## comparator_latch
module comparator_latch #
(
  parameter n_to_response_time = -1038,
  parameter p_to_response_time = -1020,
  parameter const_response_time = 1285,
  parameter n_to_tau = -1248,
  parameter p_to_tau = 1037,
  parameter const_tau = 1042,
  parameter n_to_response_time_lh = -1752,
  parameter p_to_response_time_lh = -1006,
  parameter const_response_time_lh = 1185,
  parameter n_to_tau_lh = 1131,
  parameter p_to_tau_lh = -1115,
  parameter const_tau_lh = 1529
)
(
  input clk,
  input reset,
  input sys_clk,
  input [15-1:0] n,
  input [15-1:0] p,
  output [35-1:0] out
);
Size: ~6800 cells after synthesis, roughly 25 flip-flops, about 68 I/O pins, ~0.057 mm2 of cells after synthesis.
Settings: LEC_CHECK=0, ABC_AREA=1, CAP_MARGIN=10, CELL_PAD_IN_SITES_DETAIL_PLACEMENT=0, CELL_PAD_IN_SITES_GLOBAL_PLACEMENT=1, CORE_ASPECT_RATIO=1.55, CORE_MARGIN=2, CORE_UTILIZATION=52, CTS_CLUSTER_DIAMETER=343, CTS_CLUSTER_SIZE=66, GPL_ROUTABILITY_DRIVEN=1, GPL_TIMING_DRIVEN=0, MAX_ROUTING_LAYER=met5, MIN_ROUTING_LAYER=met2, PLACE_DENSITY_LB_ADDON=0.28, SETUP_SLACK_MARGIN=5.0, SLEW_MARGIN=20, TNS_END_PERCENT=55; clock period 20.1 ns.
run.sh (not shown) runs the stock make flow with config.mk's settings and CLKGATE_MAP_FILE=.
Then changed:
Settings changed: ABC_AREA 1 to unset, CAP_MARGIN 10 to 20, CELL_PAD_IN_SITES_DETAIL_PLACEMENT 0 to unset, CELL_PAD_IN_SITES_GLOBAL_PLACEMENT 1 to unset, CORE_ASPECT_RATIO 1.55 to unset, CORE_UTILIZATION 52 to 66, CTS_CLUSTER_DIAMETER 343 to unset, CTS_CLUSTER_SIZE 66 to unset, GPL_ROUTABILITY_DRIVEN 1 to unset, GPL_TIMING_DRIVEN 0 to unset, MAX_ROUTING_LAYER met5 to unset, MIN_ROUTING_LAYER met2 to unset, PLACE_DENSITY_LB_ADDON 0.28 to unset, SETUP_SLACK_MARGIN 5.0 to unset, TNS_END_PERCENT 55 to unset.
Clock period 20.1 ns to 14.6 ns, I/O delays scaled along.
What happened: With this change the flow completed and failed the layout checks on setup timing. Routed wire length came out lower by about 15%. Via count came out lower by about 33%. Final area came out lower by 0.68%. Sequential cell count does not change. Setup slack loses 6.2 ns. Die area came out lower by about 25%. Utilization came out higher by 20 points.
Then changed:
Settings changed: CORE_UTILIZATION 66 to 40.
Clock period 14.6 ns to 26.0 ns, I/O delays scaled along.
What happened:
- The new run finished with timing, DRC and antenna clean
- final cell count is lower by a few percent
- core utilization fell by 39 points
- via count is lower by roughly a tenth
- design area went down by about a fifth
- setup slack gets better by 6.8 ns
- synthesized cell count is unchanged
Then changed:
Settings changed: ABC_AREA set to 1, CTS_CLUSTER_DIAMETER set to 31, CTS_CLUSTER_SIZE set to 99, HOLD_SLACK_MARGIN set to -0.1, SETUP_SLACK_MARGIN set to -2.0.
Effect: Final area increases by 5.6%; wire length rises by 21%; hold slack is worse by 0.039 ns.

* * *

Starting RTL as in the previous note.
Settings: LEC_CHECK=0, ABC_AREA=0, CAP_MARGIN=5, CELL_PAD_IN_SITES_DETAIL_PLACEMENT=1, CORE_ASPECT_RATIO=0.55, CORE_MARGIN=7, CORE_UTILIZATION=40, CTS_CLUSTER_DIAMETER=68, CTS_CLUSTER_SIZE=86, GPL_ROUTABILITY_DRIVEN=1, GPL_TIMING_DRIVEN=0, MAX_ROUTING_LAYER=met4, SLEW_MARGIN=20; clock period 26.0 ns.
The first run completed with no timing, DRC or antenna violations.
==> next run, changes <==
- ABC_AREA: 0 -> 1
- CAP_MARGIN: 5 -> 20
- CELL_PAD_IN_SITES_DETAIL_PLACEMENT: 1 -> not set
- CORE_ASPECT_RATIO: 0.55 -> not set
- CORE_MARGIN: 7 -> 2
- CTS_CLUSTER_DIAMETER: 68 -> 100
- CTS_CLUSTER_SIZE: 86 -> 99
- GPL_ROUTABILITY_DRIVEN: 1 -> not set
- GPL_TIMING_DRIVEN: 0 -> not set
- HOLD_SLACK_MARGIN: not set -> 0.29
- MAX_ROUTING_LAYER: met4 -> not set
- PLACE_DENSITY: not set -> 0.72
- SETUP_SLACK_MARGIN: not set -> -2.0
- TNS_END_PERCENT: not set -> 25
Outcome: Global-route usage is lower by 1.5 points. Die size barely changes. Register-to-register slack degrades by 0.03 ns. Worst setup slack is better by 1.1 ns. Wire length decreases by 7.2%. Cell area climbs by 4.9%. Sequential share of layout area is about the same. Clock-buffer cell count stays the same.
==> next run, changes <==
- ABC_AREA: 1 -> not set
- CTS_CLUSTER_DIAMETER: 100 -> not set
- CTS_CLUSTER_SIZE: 99 -> not set
- HOLD_SLACK_MARGIN: 0.29 -> not set
- PLACE_DENSITY: 0.72 -> not set
- SETUP_SLACK_MARGIN: -2.0 -> not set
- TNS_END_PERCENT: 25 -> not set
- clock period: 26.0 -> 24.8 ns (I/O delays scaled with it)
The changed run ran to the end with no violations; non-clock buffer count increases by 52; cell count decreases by roughly a tenth; cell area decreases by a few percent; worst setup slack loses 0.58 ns; wire length decreases by about a fifth; synthesized cell count decreases by about a fifth; area after synthesis decreases by a few percent.

* * *

Starting RTL as in the previous note.
make LEC_CHECK=0 ABC_AREA=1 CAP_MARGIN=20 CELL_PAD_IN_SITES_DETAIL_PLACEMENT=1 CORE_MARGIN=2 CORE_UTILIZATION=40 HOLD_SLACK_MARGIN=0.09 MIN_ROUTING_LAYER=met2 SLEW_MARGIN=20 finish   # period 38.1 ns
Edit:
Settings changed: CAP_MARGIN 20 to 25, CORE_MARGIN 2 to 10, CORE_UTILIZATION 40 to 31, GPL_TIMING_DRIVEN from default to 0, PLACE_DENSITY_LB_ADDON from default to 0.21.
Outcome: Design area went up slightly; non-clock buffer count went up by 20.
Edit:
Settings changed: ABC_AREA 1 to default, CAP_MARGIN 25 to 20, CELL_PAD_IN_SITES_DETAIL_PLACEMENT 1 to default, CORE_MARGIN 10 to 2, CORE_UTILIZATION 31 to 70, GPL_TIMING_DRIVEN 0 to default, HOLD_SLACK_MARGIN 0.09 to default, MAX_ROUTING_LAYER from default to met4, MIN_ROUTING_LAYER met2 to default, PLACE_DENSITY_LB_ADDON 0.21 to default.
Clock period 38.1 ns to 19.5 ns, I/O delays scaled along.
=> The changed run ran to the end with violations: setup timing. Cell count came out lower by about 17%. Utilization came out higher by 53 points. Sequential share of layout area is about the same. Hold slack gets better by 0.059 ns. Clock-buffer cell count came out lower by 1. Synthesized area came out lower by about 5.5%.
Edit:
Settings changed: CORE_UTILIZATION 70 to 40, MAX_ROUTING_LAYER met4 to default, SETUP_SLACK_MARGIN from default to 3.36.
Clock period 19.5 ns to 24.8 ns, I/O delays scaled along.
This time the run produced a clean layout.
Utilization falls by 41 points.
Wire length drops by 12%.
Setup slack improves by 4.3 ns.
Area after synthesis stays the same.
Die area came out higher by 74%.
Non-clock buffer count falls by 815.
